// fp32mult
module fp32mult (
    input  wire [31:0] x1,
    input  wire [31:0] x2,
    input  wire        en,
    input  wire        rst,
    input  wire        clk,
    output wire [31:0] y,
    output wire        ready
);
    wire [31:0] x1_reg;
    wire [31:0] x2_reg;
    fullreg #(32) reg_x1 (.clk(clk), .rst(rst), .clr(1'b0), .en(en), .d(x1), .q(x1_reg));
    fullreg #(32) reg_x2 (.clk(clk), .rst(rst), .clr(1'b0), .en(en), .d(x2), .q(x2_reg));
    wire sign1 = x1_reg[31];
    wire sign2 = x2_reg[31];
    wire [7:0] exp1 = x1_reg[30:23];
    wire [7:0] exp2 = x2_reg[30:23];
    wire [23:0] mant1 = {1'b1, x1_reg[22:0]};  
    wire [23:0] mant2 = {1'b1, x2_reg[22:0]};
    wire sign_result = sign1 ^ sign2;
    wire [7:0] exp_sum;
      wire en_d1;
    wire en_d2;
    exp_adder_bias exp_add_inst (
        .exp1(exp1),
        .exp2(exp2),
        .exp_out(exp_sum)
    );
    wire [47:0] mant_product;
    mult24 mult_inst (
        .a(mant1),
        .b(mant2),
        .p(mant_product)
    );
    wire [7:0] exp_norm;
    exp_normalizer exp_norm_inst (
        .msb_mult(mant_product[47]),
        .exp_in(exp_sum),
        .exp_out(exp_norm)
    );
    wire [23:0] mant_norm;
    mantissa_normalizer mant_norm_inst (
        .mult_out(mant_product),
        .mant_out(mant_norm)
    );
    wire [31:0] result_comb;
    assign result_comb = {sign_result, exp_norm, mant_norm[22:0]};
    fullreg #(32) reg_out (
        .clk(clk),
        .rst(rst),
        .clr(1'b0),
        .en(en_d1),
        .d(result_comb),
        .q(y)
    );
    fullreg #(1) reg_en_stage1 (
        .clk(clk),
        .rst(rst),
        .clr(1'b0),
        .en(1'b1),
        .d(en),
        .q(en_d1)
    );
    fullreg #(1) reg_en_stage2 (
        .clk(clk),
        .rst(rst),
        .clr(1'b0),
        .en(1'b1),
        .d(en_d1),
        .q(en_d2)
    );
    assign ready = en_d2;
endmodule
export LEC_CHECK = 0
export CAP_MARGIN = 20
export CORE_MARGIN = 2
export CORE_UTILIZATION = 72
export CTS_CLUSTER_SIZE = 95
export PLACE_DENSITY = 0.38
export SLEW_MARGIN = 20
export TNS_END_PERCENT = 10
create_clock -name core_clock -period 5.19 [get_ports {clk}]
run.sh (not shown) runs the stock make flow with config.mk's settings and CLKGATE_MAP_FILE=.
The baseline completed and failed the layout checks on setup timing.
Rerun with:
- CORE_UTILIZATION: 72 -> 40
- CTS_CLUSTER_SIZE: 95 -> default
- PLACE_DENSITY: 0.38 -> default
- TNS_END_PERCENT: 10 -> default
- clock period: 5.19 -> 10.0 ns (I/O delays scaled with it)
Outcome:
- With this change the flow ran to the end with no violations
- via count goes down by 10%
- global-route usage came out lower by 20 points
- routed wire length falls by about 4.7%
- worst setup slack improves by 3.3 ns
- synthesized cell count does not change
- worst hold slack got worse by 0.011 ns
- sequential share of layout area is higher by 0.85 points
- critical path depth does not change
Rerun with:
- ABC_AREA: default -> 0
- CELL_PAD_IN_SITES_GLOBAL_PLACEMENT: default -> 1
- CORE_ASPECT_RATIO: default -> 1.48
- CORE_MARGIN: 2 -> 10
- CORE_UTILIZATION: 40 -> 48
- CTS_CLUSTER_SIZE: default -> 45
- SLEW_MARGIN: 20 -> 25
The new run completed without violations.
Hold slack hardly moves.
Fmax went down by 1.4%.
First-iteration DRC count went down by 25%.
Via count went up by 0.79%.
Rerun with:
- ABC_AREA: 0 -> default
- CELL_PAD_IN_SITES_GLOBAL_PLACEMENT: 1 -> default
- CORE_ASPECT_RATIO: 1.48 -> default
- CORE_MARGIN: 10 -> 2
- CORE_UTILIZATION: 48 -> 65
- CTS_CLUSTER_SIZE: 45 -> default
- SLEW_MARGIN: 25 -> 20
- clock period: 10.0 -> 6.78 ns (I/O delays scaled with it)
After rerunning: This time the run finished with setup timing left. Design area rose by 13%. Wire length fell by 11%. Final cell count rose by 3.8%. Global-route usage rose by 10 points. First-iteration DRC count rose by 64%. Critical path depth rose by 1.


== run 1 ==
Starting RTL as in the previous note.
export LEC_CHECK = 0
export CAP_MARGIN = 20
export CORE_MARGIN = 10
export CORE_UTILIZATION = 40
export HOLD_SLACK_MARGIN = -0.01
export SLEW_MARGIN = 20
create_clock -name core_clock -period 10.0 [get_ports {clk}]
Run 1 | status: complete | timing, DRC, antenna: pass
## Diff of input files: run 2 against run 1
- MAX_ROUTING_LAYER: unset -> met4
- HOLD_SLACK_MARGIN: -0.01 -> unset
- SLEW_MARGIN: 20 -> 5
- CORE_MARGIN: 10 -> 2
Results
Run 2 finished every stage and its layout cleared the timing, design-rule and antenna checks.
Looking at the reports, run 1 completed the entire flow and the layout it produced met the timing, design-rule and antenna checks.
Status: sequential share of layout area parity (run 1, run 2)
Run 1 → run 2: final instance count without filler cells level.
Summary of run 2 over run 1: arrival time reported for the critical path endpoint now sits higher; detailed-route wire length now sits lower; pre-CTS worst setup slack now sits lower.
Run 1 → run 2: worst setup slack dropped 120 ps; routed length on met3 dropped about 17%.
Compared to run 1, run 2 has global-route usage 3.5 points higher.
Relative to run 2, the following input files were edited for run 3:
- PLACE_DENSITY: unset -> 0.86
- MAX_ROUTING_LAYER: met4 -> unset
- SLEW_MARGIN: 5 -> 20
- CTS_CLUSTER_DIAMETER: unset -> 200
- CORE_UTILIZATION: 40 -> 55
- CTS_CLUSTER_SIZE: unset -> 100
- TNS_END_PERCENT: unset -> 25
Notes after the runs:
Relative to run 2, run 3 degrades shortest period the worst path allows. Diff run 2 -> run 3: overall via count from detail_route went up by 972; final worst hold slack was more or less identical; number of clock-tree buffers in the layout was more or less identical.


run A:
Starting RTL as in the previous note.
make LEC_CHECK=0 ABC_AREA=1 CAP_MARGIN=20 CORE_ASPECT_RATIO=0.5 CORE_MARGIN=2 CORE_UTILIZATION=63 CTS_CLUSTER_DIAMETER=205 CTS_CLUSTER_SIZE=99 SLEW_MARGIN=20 finish   # period 5.19 ns
The flow for run A finished, though final verification flagged setup timing.
Modified inputs, run B compared to run A
diff --git a/flow/config.mk b/flow/config.mk
--- a/flow/config.mk
+++ b/flow/config.mk
@@ -8 +7,0 @@
-export ABC_AREA = 1
@@ -10 +8,0 @@
-export CORE_ASPECT_RATIO = 0.5
@@ -12,3 +10 @@
-export CORE_UTILIZATION = 63
-export CTS_CLUSTER_DIAMETER = 205
-export CTS_CLUSTER_SIZE = 99
+export CORE_UTILIZATION = 65
==> flow/constraint.sdc <==
create_clock -name core_clock -period 6.81 [get_ports {clk}]
set_input_delay 1.3620 -clock core_clock [delete_from_list [all_inputs] [get_ports {clk}]]
set_output_delay 1.3620 -clock core_clock [all_outputs]
set_load 0.01 [all_outputs]
Results
Not one of run A and run B finished clean.
Looking at total number of vias, run B sits below run A.
Compared with run A, in run B logic depth of the worst setup path including buffers went down by 3, height of the die went up by about 33%, final clock period utilization by the worst path went down by 24 points.
What run A reported for post-place instance area has to be multiplied by 0.920 to get the figure for run B.
## Diff of input files: run C against run B
diff --git a/flow/config.mk b/flow/config.mk
--- a/flow/config.mk
+++ b/flow/config.mk
@@ -10 +10,2 @@
-export CORE_UTILIZATION = 65
+export CORE_UTILIZATION = 40
+export SETUP_SLACK_MARGIN = 0.9
==> flow/constraint.sdc <==
create_clock -name core_clock -period 8.69 [get_ports {clk}]
set_input_delay 1.7380 -clock core_clock [delete_from_list [all_inputs] [get_ports {clk}]]
set_output_delay 1.7380 -clock core_clock [all_outputs]
set_load 0.01 [all_outputs]
Notes after the runs:
Looking at the reports, run C completed the entire flow and the layout it produced met the timing, design-rule and antenna checks.
Final critical-path required period, run C and run B: lower on run B
[diff] wire length, run C relative to run B: improvement
Against run B, run C reports a total via count in the routed design that is lower.
Post-placement worst setup slack for run C: 1.04 ns up relative to run B
The higher number of setup buffers added after CTS came out of run B.
Here is what was changed in the inputs of run D compared with run C.
diff --git a/flow/config.mk b/flow/config.mk
--- a/flow/config.mk
+++ b/flow/config.mk
@@ -10,2 +10,3 @@
-export CORE_UTILIZATION = 40
-export SETUP_SLACK_MARGIN = 0.9
+export CORE_UTILIZATION = 72
+export CTS_CLUSTER_SIZE = 33
+export PLACE_DENSITY_LB_ADDON = 0.08
==> flow/constraint.sdc <==
create_clock -name core_clock -period 6.81 [get_ports {clk}]
set_input_delay 1.3620 -clock core_clock [delete_from_list [all_inputs] [get_ports {clk}]]
set_output_delay 1.3620 -clock core_clock [all_outputs]
set_load 0.01 [all_outputs]
Findings:
In the tables for run D and run C, die area reads lower with run D.
Although run D finished all stages, its layout failed final checks on setup timing.
Run D against run C: utilization of the core after routing went up 45 points.
Setup changes, run D to run E
diff --git a/flow/config.mk b/flow/config.mk
--- a/flow/config.mk
+++ b/flow/config.mk
@@ -11 +11,2 @@
-export CTS_CLUSTER_SIZE = 33
+export CTS_CLUSTER_DIAMETER = 396
+export CTS_CLUSTER_SIZE = 100
@@ -12,0 +14 @@
+export SETUP_SLACK_MARGIN = 0.85
==> flow/constraint.sdc <==
create_clock -name core_clock -period 4.24 [get_ports {clk}]
set_input_delay 0.8480 -clock core_clock [delete_from_list [all_inputs] [get_ports {clk}]]
set_output_delay 0.8480 -clock core_clock [all_outputs]
set_load 0.01 [all_outputs]
## What came out
| run E | all stages done | FAIL | setup timing |. Clock insertion delay at the later pin of the skew report across run E and run D: no real change. Summary of run E over run D: utilization after layout has increased, slack of the worst reg-to-reg path shows a reduction of 2.73 ns, number of antenna violations at the first check in global routing shows a reduction of 2, achievable frequency -0.0030 GHz, total length of routed wires up 0.39%. Tally of filler cells in the layout: run E vs run D up 2.3%. Relative to run D, number of antenna cells inserted has increased by 1 in run E. Compared with run D, run E shows time the worst path needs with I/O delays and setup higher by 0.16 ns. Topmost layer with routed signal wires = met5: run D; topmost layer with routed signal wires = met4: run E. When the final numbers for run E and run D were put side by side, the hold slack turned out to be greater in run E.
diff inputs: run E => run F
diff --git a/flow/config.mk b/flow/config.mk
--- a/flow/config.mk
+++ b/flow/config.mk
@@ -11,2 +10,0 @@
-export CTS_CLUSTER_DIAMETER = 396
-export CTS_CLUSTER_SIZE = 100
@@ -14 +11,0 @@
-export SETUP_SLACK_MARGIN = 0.85
==> flow/constraint.sdc <==
create_clock -name core_clock -period 7.14 [get_ports {clk}]
set_input_delay 1.4280 -clock core_clock [delete_from_list [all_inputs] [get_ports {clk}]]
set_output_delay 1.4280 -clock core_clock [all_outputs]
set_load 0.01 [all_outputs]
--- outcome ---
Going from run E to run F, final-layout clock buffer total shows an increase of 1, count of buffers added by post-CTS timing repair for setup shows a reduction of 25.
Run F completed end to end; final checks failed (setup timing).
Delta (run F minus run E): post-synthesis area per instance roughly the same; setup slack rose by 3.21 ns; pin count of the biggest net entering global routing increased 42%; met3 demand-to-capacity share in global routing lower; detailed-routing wirelength on met1 now sits lower.
Against run E, run F comes in 0.013 ns lower on hold slack.
Changes observed in run F relative to run E: wire length fell by about 13%; required time of the worst setup path moved up; data arrival time at the worst-slack endpoint went down by 0.28 ns.
